==> flow/design.v <==
`timescale 1ns / 1ps
`default_nettype none
module bit_extender(X,Z);
	input wire [15:0] X;
	output wire [31:0] Z;
	wire [31:0] T;
	assign T[15:0] = X[15:0];
	assign T[31] = X[15];
	assign T[30] = X[15];
	assign T[29] = X[15];
	assign T[28] = X[15];
	assign T[27] = X[15];
	assign T[26] = X[15];
	assign T[25] = X[15];
	assign T[24] = X[15];
	assign T[23] = X[15];
	assign T[22] = X[15];
	assign T[21] = X[15];
	assign T[20] = X[15];
	assign T[19] = X[15];
	assign T[18] = X[15];
	assign T[17] = X[15];
	assign T[16] = X[15];
	assign Z = T;
endmodule
`default_nettype wire
`timescale 1ns / 1ps
`default_nettype none
module mux_2to1(X,Y,C,R);
   parameter N = 32;
   input  wire [(N-1):0] X, Y;
   input  wire           C;
   output wire [(N-1):0] R;
   assign R = C ? Y : X;
endmodule
`default_nettype wire
`timescale 1ns / 1ps
`default_nettype none
module mux_4to1(W,X,Y,Z,C,R);
   parameter N = 32;
	input  wire [(N-1):0] W, X, Y, Z;
	input  wire [1:0]     C;
	output wire [(N-1):0] R;
   wire [(N-1):0] mux_lsb_0_out, mux_lsb_1_out;
   mux_2to1 #(.N(N)) MUX_LSB_0 (.X(W), .Y(X), .C(C[0]), .R(mux_lsb_0_out));
   mux_2to1 #(.N(N)) MUX_LSB_1 (.X(Y), .Y(Z), .C(C[0]), .R(mux_lsb_1_out));
   mux_2to1 #(.N(N)) MUX_MSB (.X(mux_lsb_0_out), .Y(mux_lsb_1_out), .C(C[1]), .R(R));
endmodule
`default_nettype wire
`timescale 1ns / 1ps
`default_nettype none
module mux_16to1(X1,X2,X3,X4,X5,X6,X7,X8,X9,X10,X11,X12,X13,X14,X15,X16,C,R);
   parameter N = 32;
	input  wire [(N-1):0] X1, X2, X3, X4, X5, X6, X7, X8,
                         X9, X10, X11, X12, X13, X14, X15, X16;
	input  wire [3:0]     C;
	output wire [(N-1):0] R;
   wire [(N-1):0] mux_lsb_0_out, mux_lsb_1_out, mux_lsb_2_out, mux_lsb_3_out;
   mux_4to1 #(.N(N)) MUX_LSB_0 (.W(X1), .X(X2), .Y(X3), .Z(X4), .C(C[1:0]), .R(mux_lsb_0_out));
   mux_4to1 #(.N(N)) MUX_LSB_1 (.W(X5), .X(X6), .Y(X7), .Z(X8), .C(C[1:0]), .R(mux_lsb_1_out));
   mux_4to1 #(.N(N)) MUX_LSB_2 (.W(X9), .X(X10), .Y(X11), .Z(X12), .C(C[1:0]), .R(mux_lsb_2_out));
   mux_4to1 #(.N(N)) MUX_LSB_3 (.W(X13), .X(X14), .Y(X15), .Z(X16), .C(C[1:0]), .R(mux_lsb_3_out));
   mux_4to1 #(.N(N)) MUX_MSB (.W(mux_lsb_0_out), .X(mux_lsb_1_out),
         .Y(mux_lsb_2_out), .Z(mux_lsb_3_out), .C(C[3:2]), .R(R));
endmodule
`default_nettype wire
`timescale 1ns / 1ps
`default_nettype none
module equals(X,Y,Z);
   parameter N = 32;
	input  wire [(N-1):0] X, Y;
	output wire Z;
   wire [(N-1):0] xnor_result;
   assign xnor_result = ~(X ^ Y);  
   assign Z = & xnor_result;  
endmodule
`default_nettype wire
`timescale 1ns / 1ps
`default_nettype none
module add_1bit(X,Y,C_IN,Z,C_OUT);
	input  wire X;
	input  wire Y;
	input  wire C_IN;
	output wire Z;
	output wire C_OUT;
   wire half_sum;
	assign half_sum = X ^ Y;
	assign Z = half_sum ^ C_IN;
	assign C_OUT = X ? (Y | C_IN) : (Y & C_IN);
endmodule
`default_nettype wire
`timescale 1ns / 1ps
`default_nettype none
module add_32bit(X,Y,C_IN,Z,C_OUT);
	input  wire [31:0] X;
	input  wire [31:0] Y;
	input  wire C_IN;
	output wire [31:0] Z;
	output wire C_OUT;
   wire [30:0] carry;
	add_1bit ADD0 (.X(X[0]), .Y(Y[0]), .C_IN(C_IN), .Z(Z[0]), .C_OUT(carry[0]));
	add_1bit ADD1 (.X(X[1]), .Y(Y[1]), .C_IN(carry[0]), .Z(Z[1]), .C_OUT(carry[1]));
	add_1bit ADD2 (.X(X[2]), .Y(Y[2]), .C_IN(carry[1]), .Z(Z[2]), .C_OUT(carry[2]));
	add_1bit ADD3 (.X(X[3]), .Y(Y[3]), .C_IN(carry[2]), .Z(Z[3]), .C_OUT(carry[3]));
	add_1bit ADD4 (.X(X[4]), .Y(Y[4]), .C_IN(carry[3]), .Z(Z[4]), .C_OUT(carry[4]));
	add_1bit ADD5 (.X(X[5]), .Y(Y[5]), .C_IN(carry[4]), .Z(Z[5]), .C_OUT(carry[5]));
	add_1bit ADD6 (.X(X[6]), .Y(Y[6]), .C_IN(carry[5]), .Z(Z[6]), .C_OUT(carry[6]));
	add_1bit ADD7 (.X(X[7]), .Y(Y[7]), .C_IN(carry[6]), .Z(Z[7]), .C_OUT(carry[7]));
	add_1bit ADD8 (.X(X[8]), .Y(Y[8]), .C_IN(carry[7]), .Z(Z[8]), .C_OUT(carry[8]));
	add_1bit ADD9 (.X(X[9]), .Y(Y[9]), .C_IN(carry[8]), .Z(Z[9]), .C_OUT(carry[9]));
	add_1bit ADD10 (.X(X[10]), .Y(Y[10]), .C_IN(carry[9]), .Z(Z[10]), .C_OUT(carry[10]));
	add_1bit ADD11 (.X(X[11]), .Y(Y[11]), .C_IN(carry[10]), .Z(Z[11]), .C_OUT(carry[11]));
	add_1bit ADD12 (.X(X[12]), .Y(Y[12]), .C_IN(carry[11]), .Z(Z[12]), .C_OUT(carry[12]));
	add_1bit ADD13 (.X(X[13]), .Y(Y[13]), .C_IN(carry[12]), .Z(Z[13]), .C_OUT(carry[13]));
	add_1bit ADD14 (.X(X[14]), .Y(Y[14]), .C_IN(carry[13]), .Z(Z[14]), .C_OUT(carry[14]));
	add_1bit ADD15 (.X(X[15]), .Y(Y[15]), .C_IN(carry[14]), .Z(Z[15]), .C_OUT(carry[15]));
	add_1bit ADD16 (.X(X[16]), .Y(Y[16]), .C_IN(carry[15]), .Z(Z[16]), .C_OUT(carry[16]));
	add_1bit ADD17 (.X(X[17]), .Y(Y[17]), .C_IN(carry[16]), .Z(Z[17]), .C_OUT(carry[17]));
	add_1bit ADD18 (.X(X[18]), .Y(Y[18]), .C_IN(carry[17]), .Z(Z[18]), .C_OUT(carry[18]));
	add_1bit ADD19 (.X(X[19]), .Y(Y[19]), .C_IN(carry[18]), .Z(Z[19]), .C_OUT(carry[19]));
	add_1bit ADD20 (.X(X[20]), .Y(Y[20]), .C_IN(carry[19]), .Z(Z[20]), .C_OUT(carry[20]));
	add_1bit ADD21 (.X(X[21]), .Y(Y[21]), .C_IN(carry[20]), .Z(Z[21]), .C_OUT(carry[21]));
	add_1bit ADD22 (.X(X[22]), .Y(Y[22]), .C_IN(carry[21]), .Z(Z[22]), .C_OUT(carry[22]));
	add_1bit ADD23 (.X(X[23]), .Y(Y[23]), .C_IN(carry[22]), .Z(Z[23]), .C_OUT(carry[23]));
	add_1bit ADD24 (.X(X[24]), .Y(Y[24]), .C_IN(carry[23]), .Z(Z[24]), .C_OUT(carry[24]));
	add_1bit ADD25 (.X(X[25]), .Y(Y[25]), .C_IN(carry[24]), .Z(Z[25]), .C_OUT(carry[25]));
	add_1bit ADD26 (.X(X[26]), .Y(Y[26]), .C_IN(carry[25]), .Z(Z[26]), .C_OUT(carry[26]));
	add_1bit ADD27 (.X(X[27]), .Y(Y[27]), .C_IN(carry[26]), .Z(Z[27]), .C_OUT(carry[27]));
	add_1bit ADD28 (.X(X[28]), .Y(Y[28]), .C_IN(carry[27]), .Z(Z[28]), .C_OUT(carry[28]));
	add_1bit ADD29 (.X(X[29]), .Y(Y[29]), .C_IN(carry[28]), .Z(Z[29]), .C_OUT(carry[29]));
	add_1bit ADD30 (.X(X[30]), .Y(Y[30]), .C_IN(carry[29]), .Z(Z[30]), .C_OUT(carry[30]));
	add_1bit ADD31 (.X(X[31]), .Y(Y[31]), .C_IN(carry[30]), .Z(Z[31]), .C_OUT(C_OUT));
endmodule
`default_nettype wire
`timescale 1ns / 1ps
`default_nettype none
module subtract_1bit(
   X,
   Y,
   C_IN,
   Z,
   C_OUT
);
	input  wire X;
	input  wire Y;
	input  wire C_IN;
	output wire Z;
	output wire C_OUT;
   assign Z = (X^Y)^C_IN;
   assign C_OUT = X ? (Y & C_IN) : (Y | C_IN);
endmodule
`default_nettype wire
`timescale 1ns / 1ps
`default_nettype none
module subtract_32bit(
   X,
   Y,
   C_IN,
   Z,
   C_OUT
);
	input  wire [31:0] X;
	input  wire [31:0] Y;
	input  wire C_IN;
	output wire [31:0] Z;
	output wire C_OUT;
   wire [30:0] carry;
   subtract_1bit sub1_0 (.X(X[0]), .Y(Y[0]), .C_IN(C_IN), .Z(Z[0]), .C_OUT(carry[0]));
   subtract_1bit sub1_1 (.X(X[1]), .Y(Y[1]), .C_IN(carry[0]), .Z(Z[1]), .C_OUT(carry[1]));
   subtract_1bit sub1_2 (.X(X[2]), .Y(Y[2]), .C_IN(carry[1]), .Z(Z[2]), .C_OUT(carry[2]));
   subtract_1bit sub1_3 (.X(X[3]), .Y(Y[3]), .C_IN(carry[2]), .Z(Z[3]), .C_OUT(carry[3]));
   subtract_1bit sub1_4 (.X(X[4]), .Y(Y[4]), .C_IN(carry[3]), .Z(Z[4]), .C_OUT(carry[4]));
   subtract_1bit sub1_5 (.X(X[5]), .Y(Y[5]), .C_IN(carry[4]), .Z(Z[5]), .C_OUT(carry[5]));
   subtract_1bit sub1_6 (.X(X[6]), .Y(Y[6]), .C_IN(carry[5]), .Z(Z[6]), .C_OUT(carry[6]));
   subtract_1bit sub1_7 (.X(X[7]), .Y(Y[7]), .C_IN(carry[6]), .Z(Z[7]), .C_OUT(carry[7]));
   subtract_1bit sub1_8 (.X(X[8]), .Y(Y[8]), .C_IN(carry[7]), .Z(Z[8]), .C_OUT(carry[8]));
   subtract_1bit sub1_9 (.X(X[9]), .Y(Y[9]), .C_IN(carry[8]), .Z(Z[9]), .C_OUT(carry[9]));
   subtract_1bit sub1_10 (.X(X[10]), .Y(Y[10]), .C_IN(carry[9]), .Z(Z[10]), .C_OUT(carry[10]));
   subtract_1bit sub1_11 (.X(X[11]), .Y(Y[11]), .C_IN(carry[10]), .Z(Z[11]), .C_OUT(carry[11]));
   subtract_1bit sub1_12 (.X(X[12]), .Y(Y[12]), .C_IN(carry[11]), .Z(Z[12]), .C_OUT(carry[12]));
   subtract_1bit sub1_13 (.X(X[13]), .Y(Y[13]), .C_IN(carry[12]), .Z(Z[13]), .C_OUT(carry[13]));
   subtract_1bit sub1_14 (.X(X[14]), .Y(Y[14]), .C_IN(carry[13]), .Z(Z[14]), .C_OUT(carry[14]));
   subtract_1bit sub1_15 (.X(X[15]), .Y(Y[15]), .C_IN(carry[14]), .Z(Z[15]), .C_OUT(carry[15]));
   subtract_1bit sub1_16 (.X(X[16]), .Y(Y[16]), .C_IN(carry[15]), .Z(Z[16]), .C_OUT(carry[16]));
   subtract_1bit sub1_17 (.X(X[17]), .Y(Y[17]), .C_IN(carry[16]), .Z(Z[17]), .C_OUT(carry[17]));
   subtract_1bit sub1_18 (.X(X[18]), .Y(Y[18]), .C_IN(carry[17]), .Z(Z[18]), .C_OUT(carry[18]));
   subtract_1bit sub1_19 (.X(X[19]), .Y(Y[19]), .C_IN(carry[18]), .Z(Z[19]), .C_OUT(carry[19]));
   subtract_1bit sub1_20 (.X(X[20]), .Y(Y[20]), .C_IN(carry[19]), .Z(Z[20]), .C_OUT(carry[20]));
   subtract_1bit sub1_21 (.X(X[21]), .Y(Y[21]), .C_IN(carry[20]), .Z(Z[21]), .C_OUT(carry[21]));
   subtract_1bit sub1_22 (.X(X[22]), .Y(Y[22]), .C_IN(carry[21]), .Z(Z[22]), .C_OUT(carry[22]));
   subtract_1bit sub1_23 (.X(X[23]), .Y(Y[23]), .C_IN(carry[22]), .Z(Z[23]), .C_OUT(carry[23]));
   subtract_1bit sub1_24 (.X(X[24]), .Y(Y[24]), .C_IN(carry[23]), .Z(Z[24]), .C_OUT(carry[24]));
   subtract_1bit sub1_25 (.X(X[25]), .Y(Y[25]), .C_IN(carry[24]), .Z(Z[25]), .C_OUT(carry[25]));
   subtract_1bit sub1_26 (.X(X[26]), .Y(Y[26]), .C_IN(carry[25]), .Z(Z[26]), .C_OUT(carry[26]));
   subtract_1bit sub1_27 (.X(X[27]), .Y(Y[27]), .C_IN(carry[26]), .Z(Z[27]), .C_OUT(carry[27]));
   subtract_1bit sub1_28 (.X(X[28]), .Y(Y[28]), .C_IN(carry[27]), .Z(Z[28]), .C_OUT(carry[28]));
   subtract_1bit sub1_29 (.X(X[29]), .Y(Y[29]), .C_IN(carry[28]), .Z(Z[29]), .C_OUT(carry[29]));
   subtract_1bit sub1_30 (.X(X[30]), .Y(Y[30]), .C_IN(carry[29]), .Z(Z[30]), .C_OUT(carry[30]));
   subtract_1bit sub1_31 (.X(X[31]), .Y(Y[31]), .C_IN(carry[30]), .Z(Z[31]), .C_OUT(C_OUT));
endmodule
`default_nettype wire
`timescale 1ns / 1ps
`default_nettype none
module set_less_than_32bit(X,Y,Z);
	input  wire [31:0] X;
	input  wire [31:0] Y;
	output wire Z;
   wire sign_bit_xor, sub_cout;
   wire [31:0] subtract_result;
   assign sign_bit_xor = X[31] ^ Y[31];
   subtract_32bit SUB1 (.X(X), .Y(Y), .Z(subtract_result), .C_IN(1'b0), .C_OUT(sub_cout));
   assign Z = sign_bit_xor ? X[31] : subtract_result[31];
endmodule
`default_nettype wire
`timescale 1ns / 1ps
`default_nettype none
module shift_left_1bit(X,Y,I,Z);
	input  wire [31:0] X;
	input  wire [31:0] Y;
	input  wire [31:0] I;
	output wire Z;
   wire [31:0] index;
   wire lt0, gt31, temp;
   subtract_32bit SUB (.X(I), .Y(Y), .Z(index), .C_IN(1'b0), .C_OUT(temp));
   set_less_than_32bit LT0 (.X(index), .Y(32'd0), .Z(lt0));
   set_less_than_32bit GT31 (.X(32'd31), .Y(index), .Z(gt31));
   assign Z = (lt0 | gt31) ? 1'b0 : X[index];
endmodule
`default_nettype wire
`timescale 1ns / 1ps
`default_nettype none
module shift_right_1bit(X,Y,I,V,Z);
	input  wire [31:0] X, Y, I;
   input  wire V;
	output wire Z;
   wire [31:0] index;
   wire lt32, gte0, temp;
   add_32bit ADD (.X(I), .Y(Y), .Z(index), .C_IN(1'b0), .C_OUT(temp));
   set_less_than_32bit LT32 (.X(index), .Y(32'd32), .Z(lt32));
   set_less_than_32bit GTE0 (.X(32'hffffffff), .Y(index), .Z(gte0));
   assign Z = (lt32 & gte0) ? X[index] : V;
endmodule
`default_nettype wire
`timescale 1ns / 1ps
`default_nettype none
module shift_left_32bit(X,Y,Z);
	input  wire [31:0] X;
	input  wire [31:0] Y;
	output wire [31:0] Z;
   wire [31:0] tempZ;
   shift_left_1bit BIT0 (.X(X), .Y(Y), .I(0), .Z(tempZ[0]));
   shift_left_1bit BIT1 (.X(X), .Y(Y), .I(1), .Z(tempZ[1]));
   shift_left_1bit BIT2 (.X(X), .Y(Y), .I(2), .Z(tempZ[2]));
   shift_left_1bit BIT3 (.X(X), .Y(Y), .I(3), .Z(tempZ[3]));
   shift_left_1bit BIT4 (.X(X), .Y(Y), .I(4), .Z(tempZ[4]));
   shift_left_1bit BIT5 (.X(X), .Y(Y), .I(5), .Z(tempZ[5]));
   shift_left_1bit BIT6 (.X(X), .Y(Y), .I(6), .Z(tempZ[6]));
   shift_left_1bit BIT7 (.X(X), .Y(Y), .I(7), .Z(tempZ[7]));
   shift_left_1bit BIT8 (.X(X), .Y(Y), .I(8), .Z(tempZ[8]));
   shift_left_1bit BIT9 (.X(X), .Y(Y), .I(9), .Z(tempZ[9]));
   shift_left_1bit BIT10 (.X(X), .Y(Y), .I(10), .Z(tempZ[10]));
   shift_left_1bit BIT11 (.X(X), .Y(Y), .I(11), .Z(tempZ[11]));
   shift_left_1bit BIT12 (.X(X), .Y(Y), .I(12), .Z(tempZ[12]));
   shift_left_1bit BIT13 (.X(X), .Y(Y), .I(13), .Z(tempZ[13]));
   shift_left_1bit BIT14 (.X(X), .Y(Y), .I(14), .Z(tempZ[14]));
   shift_left_1bit BIT15 (.X(X), .Y(Y), .I(15), .Z(tempZ[15]));
   shift_left_1bit BIT16 (.X(X), .Y(Y), .I(16), .Z(tempZ[16]));
   shift_left_1bit BIT17 (.X(X), .Y(Y), .I(17), .Z(tempZ[17]));
   shift_left_1bit BIT18 (.X(X), .Y(Y), .I(18), .Z(tempZ[18]));
   shift_left_1bit BIT19 (.X(X), .Y(Y), .I(19), .Z(tempZ[19]));
   shift_left_1bit BIT20 (.X(X), .Y(Y), .I(20), .Z(tempZ[20]));
   shift_left_1bit BIT21 (.X(X), .Y(Y), .I(21), .Z(tempZ[21]));
   shift_left_1bit BIT22 (.X(X), .Y(Y), .I(22), .Z(tempZ[22]));
   shift_left_1bit BIT23 (.X(X), .Y(Y), .I(23), .Z(tempZ[23]));
   shift_left_1bit BIT24 (.X(X), .Y(Y), .I(24), .Z(tempZ[24]));
   shift_left_1bit BIT25 (.X(X), .Y(Y), .I(25), .Z(tempZ[25]));
   shift_left_1bit BIT26 (.X(X), .Y(Y), .I(26), .Z(tempZ[26]));
   shift_left_1bit BIT27 (.X(X), .Y(Y), .I(27), .Z(tempZ[27]));
   shift_left_1bit BIT28 (.X(X), .Y(Y), .I(28), .Z(tempZ[28]));
   shift_left_1bit BIT29 (.X(X), .Y(Y), .I(29), .Z(tempZ[29]));
   shift_left_1bit BIT30 (.X(X), .Y(Y), .I(30), .Z(tempZ[30]));
   shift_left_1bit BIT31 (.X(X), .Y(Y), .I(31), .Z(tempZ[31]));
   mux_2to1 SPECIAL_CASE (.X(tempZ), .Y(32'b0), .C(Y[31]), .R(Z));
endmodule
`default_nettype wire
`timescale 1ns / 1ps
`default_nettype none
module shift_right_logical_32bit(X,Y,Z);
	input  wire [31:0] X;
	input  wire [31:0] Y;
	output wire [31:0] Z;
   wire [31:0] tempZ;
   shift_right_1bit BIT0 (.X(X), .Y(Y), .I(0), .V(1'b0), .Z(tempZ[0]));
   shift_right_1bit BIT1 (.X(X), .Y(Y), .I(1), .V(1'b0), .Z(tempZ[1]));
   shift_right_1bit BIT2 (.X(X), .Y(Y), .I(2), .V(1'b0), .Z(tempZ[2]));
   shift_right_1bit BIT3 (.X(X), .Y(Y), .I(3), .V(1'b0), .Z(tempZ[3]));
   shift_right_1bit BIT4 (.X(X), .Y(Y), .I(4), .V(1'b0), .Z(tempZ[4]));
   shift_right_1bit BIT5 (.X(X), .Y(Y), .I(5), .V(1'b0), .Z(tempZ[5]));
   shift_right_1bit BIT6 (.X(X), .Y(Y), .I(6), .V(1'b0), .Z(tempZ[6]));
   shift_right_1bit BIT7 (.X(X), .Y(Y), .I(7), .V(1'b0), .Z(tempZ[7]));
   shift_right_1bit BIT8 (.X(X), .Y(Y), .I(8), .V(1'b0), .Z(tempZ[8]));
   shift_right_1bit BIT9 (.X(X), .Y(Y), .I(9), .V(1'b0), .Z(tempZ[9]));
   shift_right_1bit BIT10 (.X(X), .Y(Y), .I(10), .V(1'b0), .Z(tempZ[10]));
   shift_right_1bit BIT11 (.X(X), .Y(Y), .I(11), .V(1'b0), .Z(tempZ[11]));
   shift_right_1bit BIT12 (.X(X), .Y(Y), .I(12), .V(1'b0), .Z(tempZ[12]));
   shift_right_1bit BIT13 (.X(X), .Y(Y), .I(13), .V(1'b0), .Z(tempZ[13]));
   shift_right_1bit BIT14 (.X(X), .Y(Y), .I(14), .V(1'b0), .Z(tempZ[14]));
   shift_right_1bit BIT15 (.X(X), .Y(Y), .I(15), .V(1'b0), .Z(tempZ[15]));
   shift_right_1bit BIT16 (.X(X), .Y(Y), .I(16), .V(1'b0), .Z(tempZ[16]));
   shift_right_1bit BIT17 (.X(X), .Y(Y), .I(17), .V(1'b0), .Z(tempZ[17]));
   shift_right_1bit BIT18 (.X(X), .Y(Y), .I(18), .V(1'b0), .Z(tempZ[18]));
   shift_right_1bit BIT19 (.X(X), .Y(Y), .I(19), .V(1'b0), .Z(tempZ[19]));
   shift_right_1bit BIT20 (.X(X), .Y(Y), .I(20), .V(1'b0), .Z(tempZ[20]));
   shift_right_1bit BIT21 (.X(X), .Y(Y), .I(21), .V(1'b0), .Z(tempZ[21]));
   shift_right_1bit BIT22 (.X(X), .Y(Y), .I(22), .V(1'b0), .Z(tempZ[22]));
   shift_right_1bit BIT23 (.X(X), .Y(Y), .I(23), .V(1'b0), .Z(tempZ[23]));
   shift_right_1bit BIT24 (.X(X), .Y(Y), .I(24), .V(1'b0), .Z(tempZ[24]));
   shift_right_1bit BIT25 (.X(X), .Y(Y), .I(25), .V(1'b0), .Z(tempZ[25]));
   shift_right_1bit BIT26 (.X(X), .Y(Y), .I(26), .V(1'b0), .Z(tempZ[26]));
   shift_right_1bit BIT27 (.X(X), .Y(Y), .I(27), .V(1'b0), .Z(tempZ[27]));
   shift_right_1bit BIT28 (.X(X), .Y(Y), .I(28), .V(1'b0), .Z(tempZ[28]));
   shift_right_1bit BIT29 (.X(X), .Y(Y), .I(29), .V(1'b0), .Z(tempZ[29]));
   shift_right_1bit BIT30 (.X(X), .Y(Y), .I(30), .V(1'b0), .Z(tempZ[30]));
   shift_right_1bit BIT31 (.X(X), .Y(Y), .I(31), .V(1'b0), .Z(tempZ[31]));
   mux_2to1 SPECIAL_CASE (.X(tempZ), .Y(32'b0), .C(Y[31]), .R(Z));
endmodule
`default_nettype wire
`timescale 1ns / 1ps
`default_nettype none
module shift_right_arithmetic_32bit(X,Y,Z);
	input  wire [31:0] X;
	input  wire [31:0] Y;
	output wire [31:0] Z;
   wire [31:0] tempZ;
   shift_right_1bit BIT0 (.X(X), .Y(Y), .I(0), .V(X[31]), .Z(tempZ[0]));
   shift_right_1bit BIT1 (.X(X), .Y(Y), .I(1), .V(X[31]), .Z(tempZ[1]));
   shift_right_1bit BIT2 (.X(X), .Y(Y), .I(2), .V(X[31]), .Z(tempZ[2]));
   shift_right_1bit BIT3 (.X(X), .Y(Y), .I(3), .V(X[31]), .Z(tempZ[3]));
   shift_right_1bit BIT4 (.X(X), .Y(Y), .I(4), .V(X[31]), .Z(tempZ[4]));
   shift_right_1bit BIT5 (.X(X), .Y(Y), .I(5), .V(X[31]), .Z(tempZ[5]));
   shift_right_1bit BIT6 (.X(X), .Y(Y), .I(6), .V(X[31]), .Z(tempZ[6]));
   shift_right_1bit BIT7 (.X(X), .Y(Y), .I(7), .V(X[31]), .Z(tempZ[7]));
   shift_right_1bit BIT8 (.X(X), .Y(Y), .I(8), .V(X[31]), .Z(tempZ[8]));
   shift_right_1bit BIT9 (.X(X), .Y(Y), .I(9), .V(X[31]), .Z(tempZ[9]));
   shift_right_1bit BIT10 (.X(X), .Y(Y), .I(10), .V(X[31]), .Z(tempZ[10]));
   shift_right_1bit BIT11 (.X(X), .Y(Y), .I(11), .V(X[31]), .Z(tempZ[11]));
   shift_right_1bit BIT12 (.X(X), .Y(Y), .I(12), .V(X[31]), .Z(tempZ[12]));
   shift_right_1bit BIT13 (.X(X), .Y(Y), .I(13), .V(X[31]), .Z(tempZ[13]));
   shift_right_1bit BIT14 (.X(X), .Y(Y), .I(14), .V(X[31]), .Z(tempZ[14]));
   shift_right_1bit BIT15 (.X(X), .Y(Y), .I(15), .V(X[31]), .Z(tempZ[15]));
   shift_right_1bit BIT16 (.X(X), .Y(Y), .I(16), .V(X[31]), .Z(tempZ[16]));
   shift_right_1bit BIT17 (.X(X), .Y(Y), .I(17), .V(X[31]), .Z(tempZ[17]));
   shift_right_1bit BIT18 (.X(X), .Y(Y), .I(18), .V(X[31]), .Z(tempZ[18]));
   shift_right_1bit BIT19 (.X(X), .Y(Y), .I(19), .V(X[31]), .Z(tempZ[19]));
   shift_right_1bit BIT20 (.X(X), .Y(Y), .I(20), .V(X[31]), .Z(tempZ[20]));
   shift_right_1bit BIT21 (.X(X), .Y(Y), .I(21), .V(X[31]), .Z(tempZ[21]));
   shift_right_1bit BIT22 (.X(X), .Y(Y), .I(22), .V(X[31]), .Z(tempZ[22]));
   shift_right_1bit BIT23 (.X(X), .Y(Y), .I(23), .V(X[31]), .Z(tempZ[23]));
   shift_right_1bit BIT24 (.X(X), .Y(Y), .I(24), .V(X[31]), .Z(tempZ[24]));
   shift_right_1bit BIT25 (.X(X), .Y(Y), .I(25), .V(X[31]), .Z(tempZ[25]));
   shift_right_1bit BIT26 (.X(X), .Y(Y), .I(26), .V(X[31]), .Z(tempZ[26]));
   shift_right_1bit BIT27 (.X(X), .Y(Y), .I(27), .V(X[31]), .Z(tempZ[27]));
   shift_right_1bit BIT28 (.X(X), .Y(Y), .I(28), .V(X[31]), .Z(tempZ[28]));
   shift_right_1bit BIT29 (.X(X), .Y(Y), .I(29), .V(X[31]), .Z(tempZ[29]));
   shift_right_1bit BIT30 (.X(X), .Y(Y), .I(30), .V(X[31]), .Z(tempZ[30]));
   shift_right_1bit BIT31 (.X(X), .Y(Y), .I(31), .V(X[31]), .Z(tempZ[31]));
   wire [31:0] test_minus1;
   wire [1:0] spec_cases;
   wire temp, test_gt31, test_lt0;
   add_32bit TEST_MINUS1_ADD (.X(X), .Y(32'b1), .Z(test_minus1), .C_IN(1'b0), .C_OUT(temp));
   set_less_than_32bit LT0 (.X(Y), .Y(32'b0), .Z(test_lt0));
   set_less_than_32bit GT31 (.X(32'd31), .Y(Y), .Z(test_gt31));
   assign spec_cases[0] = 1'b0;  
   assign spec_cases[1] = test_gt31 | test_lt0;
   mux_4to1 SPECIALCASES (.W(tempZ), .X(32'b0), .Y(32'b0), .Z(32'b0), .C(spec_cases), .R(Z));
endmodule
`default_nettype wire
`timescale 1ns / 1ps
`default_nettype none
module alu(X,Y,op_code,Z,overflow,equal,zero);
	input  wire [31:0] X;
	input  wire [31:0] Y;
	input  wire [3:0] op_code;
	output wire [31:0] Z;
	output wire overflow;
	output wire equal;
	output wire zero;
   wire [31:0] and_output, or_output,  xor_output, nor_output, add_output,
               sub_output, slt_output, srl_output, sra_output, sll_output;
   wire add_cout, sub_cout;
   assign and_output = X & Y;
   assign or_output  = X | Y;
   assign xor_output = X ^ Y;
   assign nor_output = ~or_output;
   add_32bit ADDER (.X(X), .Y(Y), .C_IN(1'b0), .Z(add_output), .C_OUT(add_cout));
   subtract_32bit SUBTRACTER (.X(X), .Y(Y), .C_IN(1'b0), .Z(sub_output), .C_OUT(sub_cout));
   set_less_than_32bit SLT (.X(X), .Y(Y), .Z(slt_output[0]));
   assign slt_output[31:1] = 31'b0;
   shift_right_logical_32bit SRL (.X(Y), .Y(X), .Z(srl_output));
   shift_right_arithmetic_32bit SRA (.X(Y), .Y(X), .Z(sra_output));
   shift_left_32bit SLL (.X(Y), .Y(X), .Z(sll_output));
   mux_16to1 RESULT_MUX
             (.X1(and_output),
              .X2(or_output),
              .X3(xor_output),
              .X4(nor_output),
              .X5(32'b0),
              .X6(add_output),
              .X7(sub_output),
              .X8(slt_output),
              .X9(srl_output),
              .X10(sll_output),
              .X11(sra_output),
              .X12(32'b0),
              .X13(32'b0),
              .X14(32'b0),
              .X15(32'b0),
              .X16(32'b0),
              .C(op_code),
              .R(Z));
    mux_16to1 #(.N(1)) VALIDITY_MUX
              (.X1(1'b1),
               .X2(1'b1),
               .X3(1'b1),
               .X4(1'b1),
               .X5(1'b1),  
               .X6(1'b1),
               .X7(1'b1),
               .X8(1'b1),
               .X9(1'b1),
               .X10(1'b1),
               .X11(1'b1),
               .X12(1'b0),
               .X13(1'b0),
               .X14(1'b0),
               .X15(1'b0),
               .X16(1'b0),
               .C(op_code),
               .R(is_valid));
    wire is_valid, sub_equal_0, z_equal_0, overflow_bit;
    wire [1:0] op_is_add_sub;
    equals #(.N(4)) IS_ADD (.X(op_code), .Y(4'b0101), .Z(op_is_add_sub[1]));
    equals #(.N(4)) IS_SUB (.X(op_code), .Y(4'b0110), .Z(op_is_add_sub[0]));
    equals #(.N(32)) SUB_IS_0 (.X(sub_output), .Y(32'b0), .Z(sub_equal_0));
    equals #(.N(32)) Z_IS_0 (.X(Z), .Y(32'b0), .Z(z_equal_0));
    wire sub_overflow = (X[31] ^ Y[31]) ? (X[31] ^ Z[31]) : 0;
    wire add_overflow = (X[31] ^ Y[31]) ? 0 : (X[31] ^ Z[31]);
    mux_4to1 #(.N(1)) OVERFLOW (.W(1'b0), .X(sub_overflow), .Y(add_overflow),
                                .Z(1'b0), .R(overflow_bit), .C(op_is_add_sub));
    assign equal = is_valid ? sub_equal_0 : 1'b0;
    assign zero = is_valid ? z_equal_0 : 1'b0;
    assign overflow = is_valid ? overflow_bit : 1'b0;
endmodule
`default_nettype wire
`timescale 1ns / 1ps
`default_nettype none
module alu_control(alu_op, opcode, F, op);
	input  wire [2:0] alu_op;  
   input  wire [5:0] opcode;
	input  wire [5:0] F;
	output reg [3:0] op;
	always @(*) begin
      op <= 4'b0101;  
      if (alu_op == 3'b000) begin
         if (opcode == 6'b001000) op <= 4'b0101;   
         else if (opcode == 6'b001100) op <= 4'b0000;   
         else if (opcode == 6'b001101) op <= 4'b0001;   
         else if (opcode == 6'b001010) op <= 4'b0111;   
         else if (opcode == 6'b001110) op <= 4'b0010;   
      end  
      else if (alu_op == 3'b001 || alu_op == 3'b100) op <= 4'b0101;
		else if (alu_op == 3'b010) op <= 4'b0110;
		else if (alu_op === 3'b011) begin
         if (F == 6'b100100) op <= 4'b0000;  
         else if (F == 6'b100101) op <= 4'b0001;  
         else if (F == 6'b100110) op <= 4'b0010;  
         else if (F == 6'b100111) op <= 4'b0011;  
         else if (F == 6'b100000) op <= 4'b0101;  
         else if (F == 6'b100010) op <= 4'b0110;  
         else if (F == 6'b101010) op <= 4'b0111;  
         else if (F == 6'b000010) op <= 4'b1000;  
         else if (F == 6'b000000) op <= 4'b1001;  
         else if (F == 6'b000011) op <= 4'b1010;  
		end
	end
endmodule
`default_nettype wire
`timescale 1ns / 1ps
`default_nettype none
module control_unit(cclk, rstb, I, State, PcWriteCond, PcWrite, IorD, MemRead, MemWrite,
   MemToReg, IrWrite, PcSource, AluOp, AluSrcA, AluSrcB, RegWrite, RegDst, NextState);
   input  wire cclk, rstb;
	input  wire [31:0] I;
   input  wire [3:0] State;
   output wire PcWrite, IorD, MemRead, MemWrite, MemToReg, IrWrite, RegWrite;
   output wire [1:0] PcSource, PcWriteCond, AluSrcA, AluSrcB, RegDst;
   output wire [2:0] AluOp;
   output reg  [3:0] NextState;
	wire R;   
   wire RS;  
	wire L;   
	wire S;   
	wire B;   
   wire J;   
   wire JAL;
	assign R = ~I[31] & ~I[30] & ~I[29] & ~I[28] & ~I[27] & ~I[26];
   assign RS = R & (I[5:2] == 4'b0000);
	assign L = I[31] & ~I[30] & ~I[29] & ~I[28] & I[27] & I[26];
	assign S = I[31] & ~I[30] & I[29] & ~I[28] & I[27] & I[26];
	assign B = ~I[31] & ~I[30] & ~I[29] & I[28] & ~I[27];
   assign J = (~I[31] & ~I[30] & ~I[29] & ~I[28] & I[27]) | (R & (I[20:0] == 20'd8));
   assign JAL = J & (I[31:26] == 6'b000011);
   assign PcWrite = (State == 4'b0000 | State == 4'b1001) ? 1'b1 : 1'b0;
   assign PcWriteCond = (State == 4'b1000) ? {B & I[26], B & ~I[26]} : 2'b0;
   assign IorD = (State == 4'b0011 | State == 4'b0101) ? 1'b1 : 1'b0;
   assign MemRead = (State == 4'b0000 | State == 4'b0011) ? 1'b1 : 1'b0;
   assign MemWrite = (State == 4'b0101) ? 1'b1 : 1'b0;
   assign MemToReg = (State == 4'b0100) ? 1'b1 : 1'b0;
   assign IrWrite = (State == 4'b0000) ? 1'b1 : 1'b0;
   assign RegWrite = (State == 4'b0100 | State == 4'b0111 | State == 4'b1011 | State == 4'b1101) ? 1'b1 : 1'b0;
   assign RegDst = (State == 4'b1101) ? 2'b10
         : (State == 4'b0111 ? 1'b1 : 1'b0);
   assign AluSrcA = (State == 4'b0010 | State == 4'b0110 |
         State == 4'b1000 | State == 4'b1010) ? (R & RS ? 2'b10 : 2'b01) : 2'b00;
   assign AluSrcB = (State == 4'b0000) ? 2'b01
         : ((State == 4'b0001) ? 2'b11
            : ((State == 4'b0010 | State == 4'b1010) ? 2'b10 : 2'b00));
   assign PcSource = (State == 4'b1000) ? 2'b01
         : ((State == 4'b1001) ? (R ? 2'b11 : 2'b10) : 2'b00);
	assign AluOp = (State == 4'b0000 | State == 4'b0001) ? 3'b100
      : (R ? 3'b011
         : (B ? 3'b010
            : ((L | S) ? 3'b001 : 3'b000)));
   always @(posedge cclk) begin
      if (~rstb) begin
         NextState <= 4'b0000;
      end else begin
         case (State)
         4'b0000: NextState <= 4'b0001;
         4'b0001: begin
            if (JAL) NextState <= 4'b1101;
            else if (J) NextState <= 4'b1001;
            else if (B) NextState <= 4'b1000;
            else if (L | S) NextState <= 4'b0010;
            else if (R) NextState <= 4'b0110;
            else NextState <= 4'b1010;
         end
         4'b0010: begin
            if (L) NextState <= 4'b0011;
            else if (S) NextState <= 4'b0101;
            else NextState <= 4'b1111;
         end
         4'b0011: begin
            if (L) NextState <= 4'b0100;
            else NextState <= 4'b1111;
         end
         4'b0100: begin
            if (L) NextState <= 4'b0000;
            else NextState <= 4'b1111;
         end
         4'b0101: begin
            if (S) NextState <= 4'b1100;
            else NextState <= 4'b1111;
         end
         4'b0110: begin
            if (R) NextState <= 4'b0111;
            else NextState <= 4'b1111;
         end
         4'b0111: begin
            if (R) NextState <= 4'b0000;
            else NextState <= 4'b1111;
         end
         4'b1000: begin
            if (B) NextState <= 4'b1100;
            else NextState <= 4'b1111;
         end
         4'b1001: begin
            if (J) NextState <= 4'b1100;
            else NextState <= 4'b1111;
         end
         4'b1010: begin
            if (~R && ~J) NextState <= 4'b1011;
            else NextState <= 4'b1111;
         end
         4'b1011: begin
            if (~R && ~J) NextState <= 4'b0000;
            else NextState <= 4'b1111;
         end
         4'b1100: NextState <= 4'b0000;
         4'b1101: begin
            if (JAL) NextState <= 4'b1001;
            else NextState <= 4'b1111;
         end
         default: NextState <= 4'b1111;
         endcase
      end
   end
endmodule
`default_nettype wire
`timescale 1ns / 1ps
`default_nettype none
module register_file(cclk,rstb,write,read_reg_0,read_reg_1,write_reg,write_data,reg0,reg1);
	input  wire cclk;
	input  wire rstb;
	input  wire write;
	input  wire [4:0] read_reg_0;
	input  wire [4:0] read_reg_1;
	input  wire [4:0] write_reg;
	input  wire [31:0] write_data;
	output wire [31:0] reg0;
	output wire [31:0] reg1;
   reg [31:0] registers[31:0];
   assign reg0 = registers[read_reg_0];
   assign reg1 = registers[read_reg_1];
   always @(posedge cclk) begin
      if (~rstb) begin
         registers[0] <= 32'b0;
         registers[1] <= 32'b0;
         registers[2] <= 32'b0;
         registers[3] <= 32'b0;
         registers[4] <= 32'b0;
         registers[5] <= 32'b0;
         registers[6] <= 32'b0;
         registers[7] <= 32'b0;
         registers[8] <= 32'b0;
         registers[9] <= 32'b0;
         registers[10] <= 32'b0;
         registers[11] <= 32'b0;
         registers[12] <= 32'b0;
         registers[13] <= 32'b0;
         registers[14] <= 32'b0;
         registers[15] <= 32'b0;
         registers[16] <= 32'b0;
         registers[17] <= 32'b0;
         registers[18] <= 32'b0;
         registers[19] <= 32'b0;
         registers[20] <= 32'b0;
         registers[21] <= 32'b0;
         registers[22] <= 32'b0;
         registers[23] <= 32'b0;
         registers[24] <= 32'b0;
         registers[25] <= 32'b0;
         registers[26] <= 32'b0;
         registers[27] <= 32'b0;
         registers[28] <= 32'b0;
         registers[29] <= 32'b0;
         registers[30] <= 32'b0;
         registers[31] <= 32'b0;
      end else begin
         if (write) begin
            registers[write_reg] <= write_data;
         end
      end
   end
endmodule
`default_nettype wire
`timescale 1ns/1ps
`default_nettype none
module mips(clk, rstb, mem_wr_data, mem_addr, mem_rd_data, mem_wr_ena, PC);
	input wire clk, rstb;
	output wire mem_wr_ena;
	output wire [31:0] mem_wr_data, mem_addr;
	input wire [31:0] mem_rd_data;             
	output reg [31:0] PC;
   reg  [31:0] MemDataReg, InstReg, RegA, RegB, AluOut;
   wire [4:0] RegFile_WriteAddr;
   wire [31:0] RegFile_WriteData;
   wire [31:0] RegFile_Data0, RegFile_Data1, AluAMux, AluBMux;
   wire Ctl_PcWrite, Ctl_IorD, Ctl_MemRead, Ctl_MemWrite,
        Ctl_MemToReg, Ctl_IrWrite, Ctl_RegWrite;
   wire [1:0] Ctl_PcWriteCond, Ctl_PcSource, Ctl_AluSrcA, Ctl_AluSrcB, Ctl_RegDst;
   wire [2:0] Ctl_AluOp;
   wire [3:0] Ctl_State;
   wire [3:0] AluCtl_AluOpcode;
   wire Alu_Zero;
   wire [31:0] Alu_Z;
   wire [31:0] SignExtend_Out;
   assign mem_addr = Ctl_IorD ? AluOut : PC;
   assign mem_wr_data = RegB;
   assign mem_wr_ena = Ctl_MemWrite;
   assign RegFile_WriteAddr = Ctl_RegDst[1] ? 5'd31 : (Ctl_RegDst[0] ? InstReg[15:11] : InstReg[20:16]);
   assign RegFile_WriteData = Ctl_RegDst[1] ? PC : (Ctl_MemToReg ? mem_rd_data : AluOut);
   assign AluAMux = Ctl_AluSrcA[1] ? InstReg[10:6] : (Ctl_AluSrcA[0] ? RegA : PC);
   assign AluBMux = Ctl_AluSrcB[1]
      ? (Ctl_AluSrcB[0] ? {SignExtend_Out[29:0],2'b0} : SignExtend_Out)
      : (Ctl_AluSrcB[0] ? 32'd4 : RegB);
	register_file REGFILE (.cclk(clk), .rstb(rstb), .write(Ctl_RegWrite),
         .write_reg(RegFile_WriteAddr), .write_data(RegFile_WriteData),
         .read_reg_0(InstReg[25:21]), .read_reg_1(InstReg[20:16]),
         .reg0(RegFile_Data0), .reg1(RegFile_Data1));
   control_unit CONTROL (.cclk(clk), .rstb(rstb), .I(InstReg), .State(Ctl_State),
      .PcWriteCond(Ctl_PcWriteCond), .PcWrite(Ctl_PcWrite), .IorD(Ctl_IorD),
      .MemRead(Ctl_MemRead), .MemWrite(Ctl_MemWrite), .MemToReg(Ctl_MemToReg),
      .IrWrite(Ctl_IrWrite), .PcSource(Ctl_PcSource), .AluOp(Ctl_AluOp),
      .AluSrcA(Ctl_AluSrcA), .AluSrcB(Ctl_AluSrcB), .RegWrite(Ctl_RegWrite),
      .RegDst(Ctl_RegDst), .NextState(Ctl_State));
   alu_control ALU_CONTROL (.alu_op(Ctl_AluOp),
      .opcode(InstReg[31:26]), .F(InstReg[5:0]), .op(AluCtl_AluOpcode));
   alu ALU (.X(AluAMux), .Y(AluBMux), .op_code(AluCtl_AluOpcode), .Z(Alu_Z), .zero(Alu_Zero));
   bit_extender SIGN_EXTEND (.X(InstReg[15:0]), .Z(SignExtend_Out));
   always @(posedge clk) begin
      if (~rstb) begin
         MemDataReg <= 32'b0;
         InstReg <= 32'b0;
         RegA <= 32'b0;
         RegB <= 32'b0;
         AluOut <= 32'b0;
         PC <= 32'h00400000;
      end else begin
         RegA <= RegFile_Data0;
         RegB <= RegFile_Data1;
         if (Ctl_MemToReg) MemDataReg <= mem_rd_data;
         if (Ctl_IrWrite) InstReg <= mem_rd_data;
         AluOut <= Alu_Z;
         if (Ctl_PcWrite || (Ctl_PcWriteCond[0] & Alu_Zero) ||
              (Ctl_PcWriteCond[1] & ~Alu_Zero)) begin
            case (Ctl_PcSource)
            2'b00: PC <= Alu_Z;
            2'b01: PC <= AluOut;
            2'b10: PC <= {PC[31:28], InstReg[25:0], 2'b0};
            2'b11: PC <= RegA;
            endcase
         end
      end
   end
endmodule
`default_nettype wire
==> flow/run.sh <==
#!/bin/bash
# the make line also repeats each setting of config.mk as NAME=value (left out here)
make -C /OpenROAD-flow-scripts/flow DESIGN_CONFIG=/design/flow/config.mk WORK_HOME=/design/flow/orfs CLKGATE_MAP_FILE= finish
==> flow/config.mk <==
export PLATFORM = sky130hd
export DESIGN_NAME = mips
export DESIGN_NICKNAME = mips
export VERILOG_FILES = /design/flow/design.v
export SDC_FILE = /design/flow/constraint.sdc
export NUM_CORES = 4
export LEC_CHECK = 0
export CAP_MARGIN = 20
export CORE_MARGIN = 2
export CORE_UTILIZATION = 44
export PLACE_DENSITY = 0.6
export SLEW_MARGIN = 20
==> flow/constraint.sdc <==
create_clock -name core_clock -period 7.45 [get_ports {clk}]
set_input_delay 1.4900 -clock core_clock [delete_from_list [all_inputs] [get_ports {clk}]]
set_output_delay 1.4900 -clock core_clock [all_outputs]
set_load 0.01 [all_outputs]
==> results.txt, run 1 <==
run results: status=finished with violations, SO Faults=negative setup slack, Ys Warns=4, Fmax achieved=89.07 MHz, VDD IR-drop max=254.2 uV, P_sw=0.01074 W, Final period util=150.7%, Log Warnings=131, final worst clock skew=0.03333 ns, FF-to-FF Start=CONTROL.NextState[1]$_DFF_P_, largest area contributor in the netlist=edfxtp_1, vias in the first global route=85290, root buffer selected by CTS=clkbuf_16, post-layout util=58.22%, count of library flops with an enable pin=1024, CTS HTree Levels=3, initial antenna violation count=24, met2 GRT Util=62.19%, fin nets=about 11000, Slew @ Worst Pin=1.351 ns, Worst Setup End Kind=register, # rows=173, Distinct cells, synth=around 120, count leader, synth=ha_1, Max stage delay on crit path=0.66 ns, CP endpoint=PC[7]$_SDFFE_PN0P_, TritonCTS buffer count=roughly 110, Complex Gates by Area=between 6 and 7%, Yosys top cell area share=31.40%, RR Endpoint=PC[7]$_SDFFE_PN0P_, met1 track demand over resource=43.95%, largest net degree at the start of global routing=roughly 130, Max Cap Viol=0, Mapped Nets=about 10000, Die W=475.7 microns, clock tree buffer depth=3, Reg2Reg Depth=58, CP startpoint kind=register, worst setup margin=-3.778 ns, Leak=45.73 nW, Post-CTS Hold Buffers=0, Hold Path Class=register to register, IO Count=131, endpoints failing hold=0, hold path endpoint=CONTROL.NextState[0]$_DFF_P_, internal power=0.01672 W, setup tns final=-167.53 ns, cell with the most instances on the worst path=ha_4, # Cells Yosys=around 8400, commonest cells in the netlist=1760 x ha_1, 1396 x nor2_1, 1024 x edfxtp_1, 712 x mux4_2, 447 x clkbuf_1, Crit path depth=58, DR vias=84360, gr ovfl total=0, final setup fails=64, Worst Setup Path Type=register to register, sequential area share after synthesis=about a third, slowest CP cell=or4_4, clk sinks=1198, Adder-Cell Fraction of Synth Area=22.73%, final worst path period need=11.23 ns, GR Layer Usage met3=roughly 8.5%, Via density=6.898, Synth Instances=8389, Die Footprint=between 200000 and 250000 sq um, switch share=39.11%, WP data arrival=approximately 12 ns, gpl congestion=1.063, Max Transition Viols Final=0, PortBufs=130, Clk power=roughly 0.006 W, Async SR Flop Fraction=0%, mux frac, synth=19.61%, Chip Area, Yosys=97920 sq um, P_seq=0.00786 W, ys flops=1198, Rel. slew slack=about 9.1%, pwr/cell area=212.7 nW/um^2, Die H=475.7 microns, hold path cells=2, CP max FO=8, Main logic family=adder cells, register area=about 34000 sq um, Total Routing Usage GR=between 30 and 40%, Layout area overhead=31.79%, synth top area cells=edfxtp_1 31%, ha_1 22%, mux4_2 16%, Fillers=17470, clock group share of total power=between 20% and 30%, xor/xnor share=less than 1%, DP Worst Slack=-4.155 ns, hold_sp=CONTROL.NextState[3]$_DFF_P_, wire per inst=37.54 microns, Latency at later pin=0.76 ns, Worst-path clk slew=0.07 ns, DRT iter0 DRCs=10030, dpl hpwl=308300 microns, logic area=about 75000 sq um, main flop type=edfxtp_1, drt first pass iters=6, combinational share of power=49.2%, setup slack, reg-to-reg=-3.78 ns, Simple Share, Synth=between 10 and 15%, RSZ-0062 raised after global routing=true, P_comb=around 0.014 W, first-pass GRT wire length=625200 microns, Post-Synthesis Cell Area=97920 sq um, Pwr top=combinational cells, antenna-violating nets left=0, Critical path buffers and inverters=8, Seq pwr share=28.6%, Critical Path Start=CONTROL.NextState[1]$_DFF_P_, WL final=about 460000 microns, DRC viols=0, gr busiest metal=met2, fp util=44.18%, CORE AREA=roughly 220000 sq um, Crit path max-delay family=adder cells, Critical Path RT=8.13 ns, Post-Syn Area per Cell=between 10 and 15 sq um, CTS tree=built
-- through the flow --
step | cells | power, W | instance area, sq um | hold WS [ns]
4_1_cts | 12180 | 0.02579 | 124900 | 0.4467
2_1_floorplan | 8389 | 0.01346 | 99210 | 0.4040
5_1_grt | 12220 | 0.02832 | 129000 | 0.4918
3_3_place_gp | 11800 | 0.01790 | 109400 | 0.4250
3_5_place_dp | 11800 | 0.01818 | 109400 | 0.4246
6_report | 12230 | 0.02745 | 129000 | 0.4479
-- layer usage --
layer / part of all wire [%] / vias to the layer above
met5: 0.030 / -
met4: 11 / 22
met3: 11 / 1969
met2: 45 / 5631
met1: 33 / 42280
li1: - / 34450
-- area by class of cell --
| class | count | area share (%) |
|---|---|---|
| Multi-Input combinational cell | 6456 | 58.47 |
| Sequential cell | 1198 | 26.58 |
| Timing Repair Buffer | 1235 | 8.614 |
| Tap cell | 2975 | 2.885 |
| Clock buffer | 133 | 2.296 |
| Clock inverter | 74 | 0.6409 |
| Inverter | 152 | 0.5042 |
| Antenna cell | 7 | 0.01357 |
-- repair_timing --
item / CTS / global route
buffers inserted: 179 / 64
endpoints found under the setup margin: 64 / 64
resized: 1940 / 651
pin swaps: 295 / 199
gates cloned: 4 / 1
==> run 2, diff against run 1 <==
- CAP_MARGIN: 20 -> 15
- CORE_ASPECT_RATIO: unset -> 1.04
- CORE_UTILIZATION: 44 -> 70
- CTS_CLUSTER_DIAMETER: unset -> 74
- CTS_CLUSTER_SIZE: unset -> 79
- GPL_TIMING_DRIVEN: unset -> 1
- PLACE_DENSITY: 0.6 -> unset
- SETUP_SLACK_MARGIN: unset -> 0.86
- TNS_END_PERCENT: unset -> 65
- clock period: 7.45 -> 11.5 ns (I/O delays scaled with it)
==> run 2 against run 1 <==
The run now fails in global routing (5_1_grt). Synthesized area did not move. Synthesized cell count did not move. Die size decreased by 37%.
==> results.txt, run 2 <==
run metrics: DP Worst Slack=-0.1745 ns (+3.980 ns), count of library flops with an enable pin=1024 (unchanged), root buffer selected by CTS=clkbuf_16, Main logic family=adder cells, commonest cells in the netlist=1760 x ha_1, 1396 x nor2_1, 1024 x edfxtp_1, 712 x mux4_2, 447 x clkbuf_1, Chip Area, Yosys=97920 sq um (unchanged), clk sinks=1198 (unchanged), # rows=139 (-20%), Adder-Cell Fraction of Synth Area=22.73% (unchanged), xor/xnor share=0.3310% (unchanged), Distinct cells, synth=121 (unchanged), # Cells Yosys=8389 (unchanged), TritonCTS buffer count=31 (-72%), Post-Syn Area per Cell=11.67 sq um (unchanged), main flop type=edfxtp_1, gpl congestion=1.133 (+6.6%), Simple Share, Synth=12.87% (unchanged), Die Footprint=142900 sq um (-37%), largest area contributor in the netlist=edfxtp_1, synth top area cells=edfxtp_1 31%, ha_1 22%, mux4_2 16%, Mapped Nets=10180 (unchanged), Die W=370.7 microns (-22%), count leader, synth=ha_1, ys flops=1198 (unchanged), CTS HTree Levels=1 (-2), Die H=385.4 microns (-19%), clock tree buffer depth=3 (unchanged), PortBufs=130 (unchanged), Complex Gates by Area=6.523% (unchanged), fp util=70.73% (+27 points), Synth Instances=8389 (unchanged), CORE AREA=138400 sq um (-38%), status=stopped before the end, Post-Synthesis Cell Area=97920 sq um (unchanged), Yosys top cell area share=31.40% (unchanged), Post-CTS Hold Buffers=0 (unchanged), dpl hpwl=300900 microns (-2.4%), IO Count=131 (unchanged), sequential area share after synthesis=34.96% (unchanged), mux frac, synth=19.61% (unchanged), Ys Warns=4 (unchanged), failing step=global routing (5_1_grt), Async SR Flop Fraction=0% (unchanged), placed cell area=103800 sq um (-5.1%)
==> run 2: per-stage QoR <==
stage | std cells | power [W]
after floorplan | 8389 | 0.008686
after global placement | 10230 | 0.01085
after detailed placement | 10230 | 0.01124
after CTS | 10340 | 0.01341
==> run 2: timing repair <==
action / 4_1_cts
setup endpoints to repair: 32
pin swaps: 83
buffers inserted: 59
gates resized: 269
==> run 3, diff against run 2 <==
- CAP_MARGIN: 15 -> 20
- CORE_ASPECT_RATIO: 1.04 -> unset
- CORE_UTILIZATION: 70 -> 58
- CTS_CLUSTER_DIAMETER: 74 -> unset
- CTS_CLUSTER_SIZE: 79 -> 57
- GPL_TIMING_DRIVEN: 1 -> unset
- PLACE_DENSITY_LB_ADDON: unset -> 0.0
- SETUP_SLACK_MARGIN: 0.86 -> 2.06
- TNS_END_PERCENT: 65 -> 5
- clock period: 11.5 -> 7.14 ns (I/O delays scaled with it)
==> run 3 against run 2 <==
The layout now fails its checks (negative setup slack). Synthesized area did not move. Die size rose by 20%. Synthesized cell count did not move.
==> results.txt, run 3 <==
run results: status=finished with violations, SO Faults=negative setup slack, Total Routing Usage GR=49.54%, Die W=414.9 microns (+12%), worst setup margin=-4.133 ns, Distinct cells, synth=121 (unchanged), internal power=0.01594 W, Rel. slew slack=about 16%, Crit path depth=a little over 70, Complex Gates by Area=6.523% (unchanged), final worst clock skew=0.02465 ns, Hold Path Class=register to register, first-pass GRT wire length=609700 microns, met1 track demand over resource=between 50% and 60%, P_seq=0.00823 W, DRC viols=0, Yosys top cell area share=31.40% (unchanged), post-route cell area=115900 sq um, Layout area overhead=18.41%, commonest cells in the netlist=1760 x ha_1, 1396 x nor2_1, 1024 x edfxtp_1, 712 x mux4_2, 447 x clkbuf_1, Seq pwr share=roughly a third, CTS tree=built, post-layout util=69.25%, Crit path max-delay family=buffers and inverters, fp util=58.49% (-12 points), Max Transition Viols Final=0, cell with the most instances on the worst path=buf_4, FF-to-FF Start=InstReg[31]$_SDFFE_PN0P_, combinational share of power=44.7%, Post-Syn Area per Cell=11.67 sq um (unchanged), setup slack, reg-to-reg=-4.13 ns, setup tns final=-198.60 ns, Adder-Cell Fraction of Synth Area=22.73% (unchanged), Clk power=0.00618 W, Chip Area, Yosys=97920 sq um (unchanged), Leak=~46 nW, pwr/cell area=between 200 and 250 nW/um^2, DRT iter0 DRCs=10880, DR vias=83660, Worst-path clk slew=0.07 ns, drt first pass iters=6, TritonCTS buffer count=107 (+250%), antenna-violating nets left=0, Final period util=157.9%, largest net degree at the start of global routing=between 100 and 150, Via density=7.309, endpoints failing hold=0, Async SR Flop Fraction=0% (unchanged), CP startpoint kind=register, gr busiest metal=met2, Latency at later pin=0.75 ns, clock tree buffer depth=3 (unchanged), met2 GRT Util=between 70% and 80%, Critical Path Start=InstReg[31]$_SDFFE_PN0P_, Post-Place Cells=11120 (+8.7%), sequential area share after synthesis=34.96% (unchanged), hold path endpoint=CONTROL.NextState[0]$_DFF_P_, P_comb=0.0117 W, P_sw=0.01012 W, placed cell area=109200 sq um (+5.2%), Pwr top=combinational cells, VDD IR-drop max=271.4 uV, switch share=38.83%, xor/xnor share=0.3310% (unchanged), Worst Setup End Kind=register, mux frac, synth=19.61% (unchanged), initial antenna violation count=30, count of library flops with an enable pin=1024 (unchanged), WP data arrival=around 12 ns, Synth Instances=8389 (unchanged), CTS HTree Levels=3 (+2), count leader, synth=ha_1, # rows=150 (+7.9%), Ys Warns=4 (unchanged), GR Layer Usage met3=13.00%, Post-CTS Hold Buffers=0 (unchanged), RR Endpoint=PC[6]$_SDFFE_PN0P_, Main logic family=adder cells, Critical path buffers and inverters=52, IO Count=131 (unchanged), clock group share of total power=23.7%, Fmax achieved=88.71 MHz, CP endpoint=PC[6]$_SDFFE_PN0P_, fin nets=10920, ys flops=1198 (unchanged), gr ovfl total=0, # Cells Yosys=8389 (unchanged), Max Cap Viol=0, wire per inst=37.49 microns, slowest CP cell=and4bb_1, final setup fails=64, Max stage delay on crit path=0.38 ns, Critical Path RT=between 7 and 8 ns, CORE AREA=167400 sq um (+21%), Log Warnings=between 100 and 150, hold_sp=CONTROL.NextState[3]$_DFF_P_, Post-Synthesis Cell Area=97920 sq um (unchanged), CP max FO=6, Die H=414.9 microns (+7.6%), Mapped Nets=10180 (unchanged), final worst path period need=11.27 ns, gpl congestion=1.122 (-0.94%), dpl hpwl=300100 microns (-0.28%), Worst Setup Path Type=register to register, Slew @ Worst Pin=1.226 ns, Simple Share, Synth=12.87% (unchanged), largest area contributor in the netlist=edfxtp_1, WL final=roughly 430000 microns, RSZ-0062 raised after global routing=true, Post-Layout Cell Count=11450, hold path cells=2, Fillers=12070, PortBufs=130 (unchanged), main flop type=edfxtp_1, vias in the first global route=84850, Reg2Reg Depth=between 70 and 80, synth top area cells=edfxtp_1 31%, ha_1 22%, mux4_2 16%, Die Footprint=172100 sq um (+20%), root buffer selected by CTS=clkbuf_16, clk sinks=1198 (unchanged)
==> run 3: final cells by class <==
type | count | area (sq um) | share of cell area (%)
antenna | 26 | 65.06 | 0.05612
tap | 2204 | 2758 | 2.379
multi-input combinational | 6455 | 64350 | 55.51
sequential | 1198 | 34290 | 29.57
clock inverter | 78 | 889.6 | 0.7673
timing repair buffer | 1208 | 10170 | 8.774
clock buffer | 124 | 2791 | 2.408
inverter | 152 | 624.3 | 0.5385
==> run 3: routing by layer <==
| metal | vias up | share of wire [%] |
|---|---|---|
| li1 | 34310 | - |
| met1 | 40790 | 31 |
| met2 | 6263 | 45 |
| met3 | 2273 | 11 |
| met4 | 30 | 13 |
| met5 | - | 0.062 |
==> run 3: through the flow <==
stage | hold slack (ns) | setup WS (ns) | total power, W
4_1_cts | 0.4697 | -3.750 | 0.02546
6_report | 0.4725 | -4.133 | 0.02607
3_3_place_gp | 0.4267 | -4.524 | 0.01869
3_5_place_dp | 0.4213 | -4.516 | 0.01904
5_1_grt | 0.5029 | -4.281 | 0.02691
2_1_floorplan | 0.4040 | -3.276 | 0.01403
==> run 3: what timing repair did <==
| action | 4_1_cts | 5_1_grt |
|---|---|---|
| setup endpoints to repair | 64 | 74 |
| pin swaps | 125 | 44 |
| buffers inserted | 84 | 13 |
| resized | 364 | 107 |
| gates cloned | 0 | 1 |
==> run 4, diff against run 3 <==
- ABC_AREA: unset -> 1
- CORE_ASPECT_RATIO: unset -> 1.25
- CORE_UTILIZATION: 58 -> 72
- CTS_CLUSTER_DIAMETER: unset -> 195
- CTS_CLUSTER_SIZE: 57 -> 97
- PLACE_DENSITY: unset -> 0.36
- PLACE_DENSITY_LB_ADDON: 0.0 -> unset
- SETUP_SLACK_MARGIN: 2.06 -> -0.45
- TNS_END_PERCENT: 5 -> 10
- clock period: 7.14 -> 7.96 ns (I/O delays scaled with it)
==> run 4 against run 3 <==
The run now fails in global routing (5_1_grt). Synthesized cell count rose by 33%. Synthesized area down 2.3%. Die size decreased by 21%.
==> results.txt, run 4 <==
run metrics: # Cells Yosys=11130 (+33%), Post-Synthesis Cell Area=95670 sq um (-2.3%), Post-CTS Hold Buffers=0 (unchanged), Post-Syn Area per Cell=8.594 sq um (-26%), ys flops=1198 (unchanged), TritonCTS buffer count=16 (-85%), largest area contributor in the netlist=edfxtp_1, Die W=330.0 microns (-20%), root buffer selected by CTS=clkbuf_16, # rows=149 (-0.67%), sequential area share after synthesis=35.78% (+0.82 points), IO Count=131 (unchanged), Synth Instances=11130 (+33%), commonest cells in the netlist=2182 x nor2_1, 1760 x ha_1, 1224 x o21ai_0, 1104 x nand2_1, 1024 x edfxtp_1, gr ovfl total=176, Yosys top cell area share=32.14% (+0.74 points), gpl congestion=1.190 (+6.0%), synth top area cells=edfxtp_1 32%, ha_1 23%, nor2_1 8.6%, PortBufs=130 (unchanged), Mapped Nets=12930 (+27%), Ys Warns=4 (unchanged), mux frac, synth=0.2642% (-19 points), count leader, synth=nor2_1, Total Routing Usage GR=just over 80%, count of library flops with an enable pin=1024 (unchanged), fp util=72.48% (+14 points), main flop type=edfxtp_1, Async SR Flop Fraction=0% (unchanged), Post-Place Cells=12990 (+17%), CORE AREA=132000 sq um (-21%), Complex Gates by Area=16.67% (+10 points), placed cell area=103600 sq um (-5.1%), DP Worst Slack=-3.756 ns (+0.7599 ns), Adder-Cell Fraction of Synth Area=23.02% (+0.29 points), failing step=global routing (5_1_grt), status=stopped before the end, clk sinks=1198 (unchanged), dpl hpwl=298200 microns (-0.64%), Distinct cells, synth=80 (-34%), xor/xnor share=0.02746% (-0.30 points), Err=[ERROR GRT-0232] Routing congestion too high. Check the congestion heatmap in the GUI., Chip Area, Yosys=95670 sq um (-2.3%), Simple Share, Synth=19.10% (+6.2 points), Die H=411.6 microns (-0.80%), CTS HTree Levels=1 (-2), Die Footprint=135800 sq um (-21%), clock tree buffer depth=3 (unchanged), Main logic family=adder cells
[run 4: layer usage]
layer | GRT usage [%] | overflow
met5 | 42.44 | 0
met4 | 78.23 | 75
met3 | 67.98 | 12
met2 | 94.65 | 83
met1 | 81.39 | 6
[run 4: repair_timing]
action                                  in CTS
pin swaps                                   50
resized                                    167
endpoints found under the hold margin        0
endpoints found under the setup margin      64
gates cloned                                 1
buffers inserted                           102
[run 4: per-stage QoR]
step | power [W] | setup TNS (ns)
floorplan | 0.01209 | -84.24
global placement | 0.01581 | -145.71
detailed placement | 0.01620 | -160.22
CTS | 0.01856 | -145.27
==> run 5, diff against run 4 <==
- CORE_ASPECT_RATIO: 1.25 -> unset
- CTS_CLUSTER_DIAMETER: 195 -> unset
- CTS_CLUSTER_SIZE: 97 -> unset
- PLACE_DENSITY: 0.36 -> unset
- PLACE_DENSITY_LB_ADDON: unset -> 0.01
- SETUP_SLACK_MARGIN: -0.45 -> 1.69
- SLEW_MARGIN: 20 -> 5
- TNS_END_PERCENT: 10 -> 5
- clock period: 7.96 -> 5.85 ns (I/O delays scaled with it)
==> run 5 against run 4 <==
The run again fails in global routing (5_1_grt). Synthesized area did not move. Synthesized cell count did not move. Die size barely moved.
==> results.txt, run 5 <==
run metrics: count leader, synth=nor2_1, dpl hpwl=310700 microns (+4.2%), Adder-Cell Fraction of Synth Area=23.02% (unchanged), PortBufs=130 (unchanged), Post-Place Cells=13570 (+4.5%), Chip Area, Yosys=95670 sq um (unchanged), clk sinks=1198 (unchanged), TritonCTS buffer count=109 (+93), # rows=133 (-11%), Total Routing Usage GR=77.88%, count of library flops with an enable pin=1024 (unchanged), Post-Syn Area per Cell=8.594 sq um (unchanged), gpl congestion=1.202 (+1.0%), Yosys top cell area share=32.14% (unchanged), Async SR Flop Fraction=0% (unchanged), sequential area share after synthesis=35.78% (unchanged), largest area contributor in the netlist=edfxtp_1, fp util=72.68% (+0.20 points), failing step=global routing (5_1_grt), commonest cells in the netlist=2182 x nor2_1, 1760 x ha_1, 1224 x o21ai_0, 1104 x nand2_1, 1024 x edfxtp_1, CORE AREA=131600 sq um (-0.27%), Err=[ERROR GRT-0116] Global routing finished with congestion. Check the congestion regions in the DRC Viewer., IO Count=131 (unchanged), Die W=368.5 microns (+12%), DP Worst Slack=-5.623 ns (-1.866 ns), clock tree buffer depth=3 (unchanged), Complex Gates by Area=16.67% (unchanged), Post-CTS Hold Buffers=0 (unchanged), ys flops=1198 (unchanged), CTS HTree Levels=3 (+2), Mapped Nets=12930 (unchanged), gr ovfl total=5, status=stopped before the end, root buffer selected by CTS=clkbuf_16, Die Footprint=135800 sq um (about the same), synth top area cells=edfxtp_1 32%, ha_1 23%, nor2_1 8.6%, xor/xnor share=0.02746% (unchanged), Main logic family=adder cells, mux frac, synth=0.2642% (unchanged), Synth Instances=11130 (unchanged), Die H=368.5 microns (-10%), # Cells Yosys=11130 (unchanged), Simple Share, Synth=19.10% (unchanged), Ys Warns=4 (unchanged), Post-Synthesis Cell Area=95670 sq um (unchanged), main flop type=edfxtp_1, Distinct cells, synth=80 (unchanged)
## run 5: what timing repair did
item	4_1_cts
endpoints found under the setup margin	65
gates cloned	5
pin swaps	167
gates resized	583
buffers inserted	142
## run 5: layer usage
metal	overflow	global-route usage [%]
met2	0	95.07
met5	0	25.14
met1	0	79.03
met3	0	60.62
met4	5	77.80
## run 5: metrics by stage
step	utilization (%)	hold WS, ns	instance area, sq um
2_1_floorplan	-	0.4150	96140
3_3_place_gp	82.26	0.4524	108300
3_5_place_dp	82.30	0.4600	108300
4_1_cts	87.67	0.4750	115400
No activity file was given, so power comes from the tool's default toggle rates.
